## div_unit
module div_unit
(
    input  logic        clk,
    input  logic        rst,
    input  logic        issue,           
    input  logic [2:0]  funct3,          
    input  logic [6:0]  opcode,
    input  logic [4:0]  rd,
    input  logic [5:0]  pd,
    input  logic [2:0]  rob_idx,
    input  logic [31:0] pc,
    input  logic [31:0] ps1_value,
    input  logic [31:0] ps2_value,
    output logic        ready,           
    input  logic        cdb_dequeue,     
    output logic        res_valid,
    output logic [4:0]  res_rd,
    output logic [5:0]  res_pd,
    output logic [2:0]  res_rob_idx,
    output logic [31:0] res_value,
    output logic [31:0] res_rs1_value,
    output logic [31:0] res_rs2_value,
    output logic [31:0] res_pc,
    output logic [31:0] res_pc_next,
    output logic [6:0]  res_opcode
);
Size: ~2500 cells after synthesis, about 260 flip-flops, ~19000 um2 of cells after synthesis.
clock: 3.93 ns
lec_check: 0
abc_area: 1
cap_margin: 25
cell_pad_in_sites_detail_placement: 2
core_margin: 2
core_utilization: 62
cts_cluster_diameter: 290
cts_cluster_size: 98
gpl_routability_driven: 0
gpl_timing_driven: 0
max_routing_layer: met4
min_routing_layer: met2
place_density: 0.8
slew_margin: 20
tns_end_percent: 55
run.sh (not shown) runs the stock make flow with config.mk's settings and CLKGATE_MAP_FILE=.
The baseline ended with an error in detailed placement.
Change:
==> flow/config.mk (replaced) <==
export PLATFORM = sky130hd
export DESIGN_NAME = div_unit
export DESIGN_NICKNAME = div_unit
export VERILOG_FILES = /design/flow/design.v
export SDC_FILE = /design/flow/constraint.sdc
export NUM_CORES = 4
export LEC_CHECK = 0
export CAP_MARGIN = 20
export CORE_MARGIN = 2
export CORE_UTILIZATION = 40
export PLACE_DENSITY = 0.6
export SLEW_MARGIN = 20
==> flow/constraint.sdc (replaced) <==
create_clock -name core_clock -period 5.38 [get_ports {clk}]
set_input_delay 1.0760 -clock core_clock [delete_from_list [all_inputs] [get_ports {clk}]]
set_output_delay 1.0760 -clock core_clock [all_outputs]
set_load 0.01 [all_outputs]
Result: The new run completed with no timing, DRC or antenna violations. Synthesized area fell by roughly a tenth. Synthesized cell count falls by a quarter to a third. Die size rose by well over a third.

========
Starting RTL as in the previous note.
Settings: LEC_CHECK=0, CAP_MARGIN=20, CELL_PAD_IN_SITES_DETAIL_PLACEMENT=1, CELL_PAD_IN_SITES_GLOBAL_PLACEMENT=2, CORE_MARGIN=10, CORE_UTILIZATION=40, CTS_CLUSTER_DIAMETER=110, HOLD_SLACK_MARGIN=0.11, MAX_ROUTING_LAYER=met4, PLACE_DENSITY_LB_ADDON=0.19, SETUP_SLACK_MARGIN=0.23, SLEW_MARGIN=20; clock period 5.5 ns.
The first run passed the timing, DRC and antenna checks.
Next try:
CELL_PAD_IN_SITES_DETAIL_PLACEMENT = 0   (was 1)
CELL_PAD_IN_SITES_GLOBAL_PLACEMENT = 1   (was 2)
CORE_MARGIN = 7   (was 10)
CTS_CLUSTER_DIAMETER = 392   (was 110)
MIN_ROUTING_LAYER = met2   (was default)
Register-to-register slack improves by 0.48 ns.
Flip-flop count stays the same.
Wire length fell by 4.5%.
Clock skew rose by 0.013 ns.
Total power came out lower by 0.37%.
Synthesized area is unchanged.
Count of clock-buffer cells in the layout rose by 1.
Fmax barely changes.

========
div_unit again, from the RTL that the note above started with.
clock: 5.5 ns
lec_check: 0
cap_margin: 20
cell_pad_in_sites_global_placement: 2
core_margin: 2
core_utilization: 40
cts_cluster_diameter: 110
place_density_lb_addon: 0.19
setup_slack_margin: 0.23
slew_margin: 20
The starting point completed with no timing, DRC or antenna violations.
Edit:
--- a/flow/config.mk
+++ b/flow/config.mk
@@ -9 +8,0 @@
-export CELL_PAD_IN_SITES_GLOBAL_PLACEMENT = 2
@@ -11,4 +10,2 @@
-export CORE_UTILIZATION = 40
-export CTS_CLUSTER_DIAMETER = 110
-export PLACE_DENSITY_LB_ADDON = 0.19
-export SETUP_SLACK_MARGIN = 0.23
+export CORE_UTILIZATION = 72
+export SETUP_SLACK_MARGIN = -0.36
==> flow/constraint.sdc (replaced) <==
create_clock -name core_clock -period 3.7 [get_ports {clk}]
set_input_delay 0.7400 -clock core_clock [delete_from_list [all_inputs] [get_ports {clk}]]
set_output_delay 0.7400 -clock core_clock [all_outputs]
set_load 0.01 [all_outputs]
Result: The new run finished but failed the layout checks on setup timing; global-route usage rises by 29 points; routed wire length rises by about 34%; hold slack improves by 0.014 ns; total power rises by 54%; worst setup slack degrades by 1.6 ns; combinational power rises by 88%; clock power rises by 31%.
Edit:
--- a/flow/config.mk
+++ b/flow/config.mk
@@ -7,0 +8 @@
+export ABC_AREA = 0
@@ -8,0 +10 @@
+export CORE_ASPECT_RATIO = 0.5
@@ -11 +13,3 @@
-export SETUP_SLACK_MARGIN = -0.36
+export CTS_CLUSTER_DIAMETER = 374
+export CTS_CLUSTER_SIZE = 95
+export PLACE_DENSITY = 0.44
@@ -12,0 +17 @@
+export TNS_END_PERCENT = 10
==> flow/constraint.sdc (replaced) <==
create_clock -name core_clock -period 2.99 [get_ports {clk}]
set_input_delay 0.5980 -clock core_clock [delete_from_list [all_inputs] [get_ports {clk}]]
set_output_delay 0.5980 -clock core_clock [all_outputs]
set_load 0.01 [all_outputs]
After rerunning: With this change the flow did not get past global routing (5_1_grt) on GRT-0232. Die area came out higher by 0.30%. Synthesized area stays the same. Synthesized cell count stays the same.
Power figures rest on the tool's default switching activity, not on a simulated workload.
